==> job 9602: inputs <==
Design top_module_d11, start of the top module:
module top_module_d11(
    i_clk,
    i_reset,
    i_start,
    i_load,
    i_enc_dec,
    i_pt1,
    i_pt2,
    i_key1,
    i_key2,
    i_r,
    o_ct1,
    o_ct2,
    o_done
);
input  i_start;
input  i_clk;
input  i_reset;
input  i_enc_dec;
input  i_load;
input  [191 : 0] i_r;
input  [63 : 0] i_pt1;
input  [63 : 0] i_pt2;
input  [127 : 0] i_key1;
input  [127 : 0] i_key2;
output wire [63 : 0] o_ct1;
output wire [63 : 0] o_ct2;
output wire o_done;
parameter IDLE = 2'b0, ROUND_FW = 2'b10, ROUND_BW = 2'b11, HALT = 2'b01;
reg [3 : 0] rnd_cnt;
reg [3 : 0] rnd_next;
reg  subrnd_cnt;
reg  subrnd_next;
reg [1 : 0] state;
reg [1 : 0] next_state;
reg done_reg;
reg done_next;
reg sel1, sel2, sel3, sel4;
reg [3 : 0] rc_sel;
wire rk_sel;
wire [3 : 0] rc_in_xor;
reg enc_dec_reg;
reg enc_dec_next;
wire  [63:0] RCarray [15 : 0];
reg [63 : 0] RC_in;
assign  RCarray[0]  =  64'h0;
assign  RCarray[1]  =  64'h0;
assign  RCarray[2]  =  64'h0;
assign  RCarray[3]  =  64'h13198a2e03707344;
assign  RCarray[4]  =  64'ha4093822299f31d0;
assign  RCarray[5]  =  64'h082efa98ec4e6c89;
assign  RCarray[6]  =  64'h452821e638d01377;
assign  RCarray[7]  =  64'hbe5466cf34e90c6c;
assign  RCarray[8]  =  64'h7ef84f78fd955cb1;
assign  RCarray[9]  =  64'h85840851f1ac43aa;
assign  RCarray[10] =  64'hc882d32f25323c54;
assign  RCarray[11] =  64'h64a51195e0e3610d;
assign  RCarray[12] =  64'hd3b5a399ca0c2399;
assign  RCarray[13] =  64'hc0ac29b7c97c50dd;
assign  RCarray[14]  =  64'h0;
assign  RCarray[15]  =  64'h0;
always @(rc_sel or RCarray[12] or RCarray[13] or RCarray[2] or
         RCarray[3] or RCarray[4] or RCarray[5] or RCarray[6] or 
         RCarray[7] or RCarray[8] or RCarray[9] or RCarray[10] or 
         RCarray[11] or RCarray[0] or RCarray[1] or RCarray[14] or 
         RCarray[15])
    RC_in = RCarray[rc_sel];
wire [63 : 0] in_reg_next1;
wire [63 : 0] in_reg_next2;
wire [63 : 0] in_reg_out1;
wire [63 : 0] in_reg_out2;
wire [15 : 0] sbox_out1_b1;
wire [15 : 0] sbox_out2_b1;
wire [15 : 0] sbox_out3_b1;
  ...
Settings: LEC_CHECK=0, ABC_AREA=0, CAP_MARGIN=25, CELL_PAD_IN_SITES_GLOBAL_PLACEMENT=0, CORE_ASPECT_RATIO=1.05, CORE_MARGIN=2, CORE_UTILIZATION=55, CTS_CLUSTER_DIAMETER=134, HOLD_SLACK_MARGIN=0.01, PLACE_DENSITY=0.58, SLEW_MARGIN=25; clock period 3.51 ns.
run.sh (not shown) runs the stock make flow with config.mk's settings and CLKGATE_MAP_FILE=.
==> job 9696 (differences from job 9602) <==
==> flow/config.mk (replaced) <==
export PLATFORM = sky130hd
export DESIGN_NAME = top_module_d11
export DESIGN_NICKNAME = top_module_d11
export VERILOG_FILES = /design/flow/design.v
export SDC_FILE = /design/flow/constraint.sdc
export NUM_CORES = 4
export LEC_CHECK = 0
export CAP_MARGIN = 0
export CORE_MARGIN = 2
export CORE_UTILIZATION = 66
export MAX_ROUTING_LAYER = met4
export SLEW_MARGIN = 20
==> flow/constraint.sdc (replaced) <==
create_clock -name core_clock -period 4.04 [get_ports {i_clk}]
set_input_delay 0.8080 -clock core_clock [delete_from_list [all_inputs] [get_ports {i_clk}]]
set_output_delay 0.8080 -clock core_clock [all_outputs]
set_load 0.01 [all_outputs]
==> job 6237 (differences from job 9602) <==
--- a/flow/config.mk
+++ b/flow/config.mk
@@ -7,11 +7,12 @@
 export LEC_CHECK = 0
 export ABC_AREA = 0
 export CAP_MARGIN = 25
-export CELL_PAD_IN_SITES_GLOBAL_PLACEMENT = 0
-export CORE_ASPECT_RATIO = 1.05
+export CELL_PAD_IN_SITES_GLOBAL_PLACEMENT = 3
+export CORE_ASPECT_RATIO = 1.46
 export CORE_MARGIN = 2
-export CORE_UTILIZATION = 55
+export CORE_UTILIZATION = 72
 export CTS_CLUSTER_DIAMETER = 134
+export CTS_CLUSTER_SIZE = 14
 export HOLD_SLACK_MARGIN = 0.01
-export PLACE_DENSITY = 0.58
+export PLACE_DENSITY_LB_ADDON = 0.0
 export SLEW_MARGIN = 25
==> flow/constraint.sdc (replaced) <==
create_clock -name core_clock -period 2.4 [get_ports {i_clk}]
set_input_delay 0.4800 -clock core_clock [delete_from_list [all_inputs] [get_ports {i_clk}]]
set_output_delay 0.4800 -clock core_clock [all_outputs]
set_load 0.01 [all_outputs]
==> insert_results.sql <==
-- load yosys + openroad results
INSERT INTO impl_metrics (metric_group, metric, value, unit) VALUES
('clocking', 'cts.root.buffer_cell', 'sky130_fd_sc_hd__clkbuf_16', ''),
('place', 'preCtsSetupSlack', '-323', 'ps'),
('outcome', 'outcome.stop_stage', 'global routing', ''),
('outcome', 'outcome', 'aborted with a tool error', ''),
('die', 'row_count', '108', ''),
('clocking', 'cts_repair_resize_count', '700', ''),
('place', 'io_port_bufs', '709', ''),
('place', 'routabilityCongestion', '1.12', ''),
('place', 'placed_cells_incl_taps', '7903', ''),
('clocking', 'post_cts_buffers', '112', '');
[end of results for job 9696]
==> insert_results.sql <==
-- load yosys + openroad results
INSERT INTO impl_metrics (metric_group, metric, value, unit) VALUES
('outcome', 'outcome.stop_stage', 'global placement without I/O', ''),
('die', 'chipArea', '82300', 'sq um'),
('logic_synthesis', 'synthesis.area', '57600', 'sq um'),
('outcome', 'run.stop_error', '[ERROR FLW-0024] Place density exceeds 1.0 (current PLACE_DENSITY_LB_ADDON =  0.0). Please check if the value of  PLACE_DENSITY_LB_ADDON is between 0 and 0.99.', ''),
('logic_synthesis', 'post_synth_adder_cell_area', '1.09', '%'),
('logic_synthesis', 'ys_cells', '5861', ''),
('logic_synthesis', 'synth_top_flop_cell', 'sky130_fd_sc_hd__dfxtp_1', ''),
('logic_synthesis', 'synth_top_area_share', '20.0', '%'),
('logic_synthesis', 'mappedNetlistNets', '6480', ''),
('die', 'row_count', '125', ''),
('outcome', 'outcome', 'aborted with a tool error', ''),
('logic_synthesis', 'postSynth.asyncResetShare', '1.21', '%'),
('logic_synthesis', 'yosys.area_share.xor_xnor', '30.6', '%'),
('logic_synthesis', 'synthSimpleGateAreaFrac', '8.60', '%'),
('logic_synthesis', 'flip_flops_with_a_built_in_enable', '384', '');
[end of results for job 6237]
==> insert_results.sql <==
-- generated from flow reports
INSERT INTO impl_metrics (metric_group, metric, value, unit) VALUES
('place', 'placed_cells_incl_taps', '8454', ''),
('place', 'io_port_bufs', '709', ''),
('place', 'preCtsSetupSlack', '-614', 'ps'),
('outcome', 'outcome', 'failed layout checks', ''),
('critical_path', 'worstSetupEndpointType', 'primary output', ''),
('grt', 'global_route.usage.met2', '67.8', '%'),
('outcome', 'violatedChecks', 'setup timing', ''),
('logic_synthesis', 'synth_top_flop_cell', 'sky130_fd_sc_hd__dfxtp_1', ''),
('sta', 'setup_viol_count_final', '255', ''),
('clocking', 'cts.root.buffer_cell', 'sky130_fd_sc_hd__clkbuf_16', ''),
('die', 'row_count', '121', ''),
('clocking', 'post_cts_buffers', '242', ''),
('clocking', 'cts_max_path_buffers', '3', ''),
('clocking', 'cts_repair_resize_count', '1513', ''),
('logic_synthesis', 'postSynth.asyncResetShare', '1.21', '%'),
('sta', 'final_critical_path_setup_slack', '-682', 'ps');
[end of results for job 9602]

---

==> inputs of trial 90 <==
Starting RTL as in the previous note.
==> flow/config.mk <==
export PLATFORM = sky130hd
export DESIGN_NAME = top_module_d11
export DESIGN_NICKNAME = top_module_d11
export VERILOG_FILES = /design/flow/design.v
export SDC_FILE = /design/flow/constraint.sdc
export NUM_CORES = 4
export LEC_CHECK = 0
export ABC_AREA = 0
export CAP_MARGIN = 20
export CORE_MARGIN = 2
export CORE_UTILIZATION = 21
export CTS_CLUSTER_SIZE = 44
export PLACE_DENSITY_LB_ADDON = 0.11
export SETUP_SLACK_MARGIN = 0.1
export SLEW_MARGIN = 20
==> flow/constraint.sdc <==
create_clock -name core_clock -period 7.7 [get_ports {i_clk}]
set_input_delay 1.5400 -clock core_clock [delete_from_list [all_inputs] [get_ports {i_clk}]]
set_output_delay 1.5400 -clock core_clock [all_outputs]
set_load 0.01 [all_outputs]
==> build 97 (differences from trial 90) <==
==> flow/config.mk (replaced) <==
export PLATFORM = sky130hd
export DESIGN_NAME = top_module_d11
export DESIGN_NICKNAME = top_module_d11
export VERILOG_FILES = /design/flow/design.v
export SDC_FILE = /design/flow/constraint.sdc
export NUM_CORES = 4
export LEC_CHECK = 0
export CAP_MARGIN = 20
export CORE_MARGIN = 2
export CORE_UTILIZATION = 72
export CTS_CLUSTER_DIAMETER = 178
export CTS_CLUSTER_SIZE = 99
export PLACE_DENSITY = 0.41
export SETUP_SLACK_MARGIN = 0.77
export SLEW_MARGIN = 20
export TNS_END_PERCENT = 5
==> flow/constraint.sdc (replaced) <==
create_clock -name core_clock -period 3.38 [get_ports {i_clk}]
set_input_delay 0.6760 -clock core_clock [delete_from_list [all_inputs] [get_ports {i_clk}]]
set_output_delay 0.6760 -clock core_clock [all_outputs]
set_load 0.01 [all_outputs]
==> build 57 (differences from trial 90) <==
--- a/flow/config.mk
+++ b/flow/config.mk
@@ -6,10 +6,11 @@
 export NUM_CORES = 4
 export LEC_CHECK = 0
-export ABC_AREA = 0
+export ABC_AREA = 1
 export CAP_MARGIN = 20
 export CORE_MARGIN = 2
-export CORE_UTILIZATION = 21
-export CTS_CLUSTER_SIZE = 44
-export PLACE_DENSITY_LB_ADDON = 0.11
+export CORE_UTILIZATION = 69
+export CTS_CLUSTER_SIZE = 99
+export PLACE_DENSITY = 0.36
 export SETUP_SLACK_MARGIN = 0.1
 export SLEW_MARGIN = 20
+export TNS_END_PERCENT = 5
==> flow/constraint.sdc (replaced) <==
create_clock -name core_clock -period 3.57 [get_ports {i_clk}]
set_input_delay 0.7140 -clock core_clock [delete_from_list [all_inputs] [get_ports {i_clk}]]
set_output_delay 0.7140 -clock core_clock [all_outputs]
set_load 0.01 [all_outputs]
==> summary of the runs <==
Trial 90 went through all stages and came out clean. Build 57 never finished: it broke off in global routing on GRT-0116. Build 97 failed in global routing (GRT-0116).
Of build 97 and build 57, build 57 has the higher synthesized cell count (gap about 25%, measured against build 57).
Area after synthesis is the same in build 97 and trial 90.
The lowest die size belongs to build 97, the highest to trial 90.

---

==> inputs of raven <==
top_module_d11 again, from the RTL that the note above started with.
Design top_module_d11, start of the top module:
module top_module_d11(
    i_clk,
    i_reset,
    i_start,
    i_load,
    i_enc_dec,
    i_pt1,
    i_pt2,
    i_key1,
    i_key2,
    i_r,
    o_ct1,
    o_ct2,
    o_done
);
Settings: LEC_CHECK=0, CAP_MARGIN=20, CORE_MARGIN=2, CORE_UTILIZATION=72, CTS_CLUSTER_DIAMETER=178, CTS_CLUSTER_SIZE=99, PLACE_DENSITY=0.4, SETUP_SLACK_MARGIN=-0.32, SLEW_MARGIN=20, TNS_END_PERCENT=5; clock period 3.29 ns.
==> inputs of delta, as changes to raven <==
- ABC_AREA: default -> 1
- CORE_UTILIZATION: 72 -> 64
- CTS_CLUSTER_DIAMETER: 178 -> default
- PLACE_DENSITY: 0.4 -> default
- SETUP_SLACK_MARGIN: -0.32 -> 0.1
- TNS_END_PERCENT: 5 -> default
==> flow/constraint.sdc (replaced) <==
create_clock -name core_clock -period 3.57 [get_ports {i_clk}]
set_input_delay 0.7140 -clock core_clock [delete_from_list [all_inputs] [get_ports {i_clk}]]
set_output_delay 0.7140 -clock core_clock [all_outputs]
set_load 0.01 [all_outputs]
==> inputs of indigo, as changes to raven <==
- CORE_UTILIZATION: 72 -> 70
- CTS_CLUSTER_DIAMETER: 178 -> default
- CTS_CLUSTER_SIZE: 99 -> 37
- PLACE_DENSITY: 0.4 -> default
- SETUP_SLACK_MARGIN: -0.32 -> default
- TNS_END_PERCENT: 5 -> default
==> flow/constraint.sdc (replaced) <==
create_clock -name core_clock -period 4.75 [get_ports {i_clk}]
set_input_delay 0.9500 -clock core_clock [delete_from_list [all_inputs] [get_ports {i_clk}]]
set_output_delay 0.9500 -clock core_clock [all_outputs]
set_load 0.01 [all_outputs]
==> inputs of amber, as changes to raven <==
- CORE_UTILIZATION: 72 -> 66
- CTS_CLUSTER_DIAMETER: 178 -> default
- CTS_CLUSTER_SIZE: 99 -> 41
- MAX_ROUTING_LAYER: default -> met4
- PLACE_DENSITY: 0.4 -> default
- SETUP_SLACK_MARGIN: -0.32 -> -0.3
- TNS_END_PERCENT: 5 -> default
==> flow/constraint.sdc (replaced) <==
create_clock -name core_clock -period 4.09 [get_ports {i_clk}]
set_input_delay 0.8180 -clock core_clock [delete_from_list [all_inputs] [get_ports {i_clk}]]
set_output_delay 0.8180 -clock core_clock [all_outputs]
set_load 0.01 [all_outputs]
==> reports/writeup.txt <==
The flow did not finish. With the area of the die at 0.0823 mm², the number of setup buffers added after CTS is 86. The largest family of logic cells by area is XOR/XNOR gates.

Per the run summary, the flow got no further than global routing (5_1_grt). Note, the detailed placer reported a final HPWL of 192000 µm. The tool reported: "[ERROR GRT-0116] Global routing finished with congestion. Check the congestion regions in the DRC Viewer".
Source of the figures above: raven

==> reports/writeup.txt <==
The flow ran to the end, but the layout failed its checks. The run gives -1.27 ns for the final worst-path setup slack. The number of setup buffers added after CTS is 46.

The run did not pass the layout checks because of max-capacitance violations, max-slew violations, negative setup slack. The largest family of logic cells by area was XOR/XNOR gates. The run gives 200 as the setup-violating endpoint count in the final report. Per the layout report, the design carries 1299 non-clock buffers. The run gives 0.476 for the combinational share of cell area. Half-perimeter wire length after placement: 180000 µm.

In the final report, the number of pins over their slew limit comes to 3. The number of max-cap violations came out at 1.
Source of the figures above: amber

==> reports/writeup.txt <==
The flow ran to the end, but the layout failed its checks. Failing layout checks were recorded as negative setup slack. The run gives 7 for the number of setup buffers added after CTS. According to the dpl log, the detail-placed design has an HPWL of 174000 µm. For the final worst-path setup slack, the log shows -0.135 ns. The final timing report counts setup violations totalling 16. The chip occupies 0.0846 mm².
Source of the figures above: indigo

==> reports/writeup.txt <==
The run gives 268 for the number of setup buffers added after CTS. The area of the die is 0.0967 mm². The run stopped with a tool error. It got as far as global routing (5_1_grt) and failed there. Of the combinational cells, the family taking the most area is simple AND/OR/NAND/NOR gates.

The first error in the log reads "[ERROR GRT-0232] Routing congestion too high. Check the congestion heatmap in the GUI".
Source of the figures above: delta

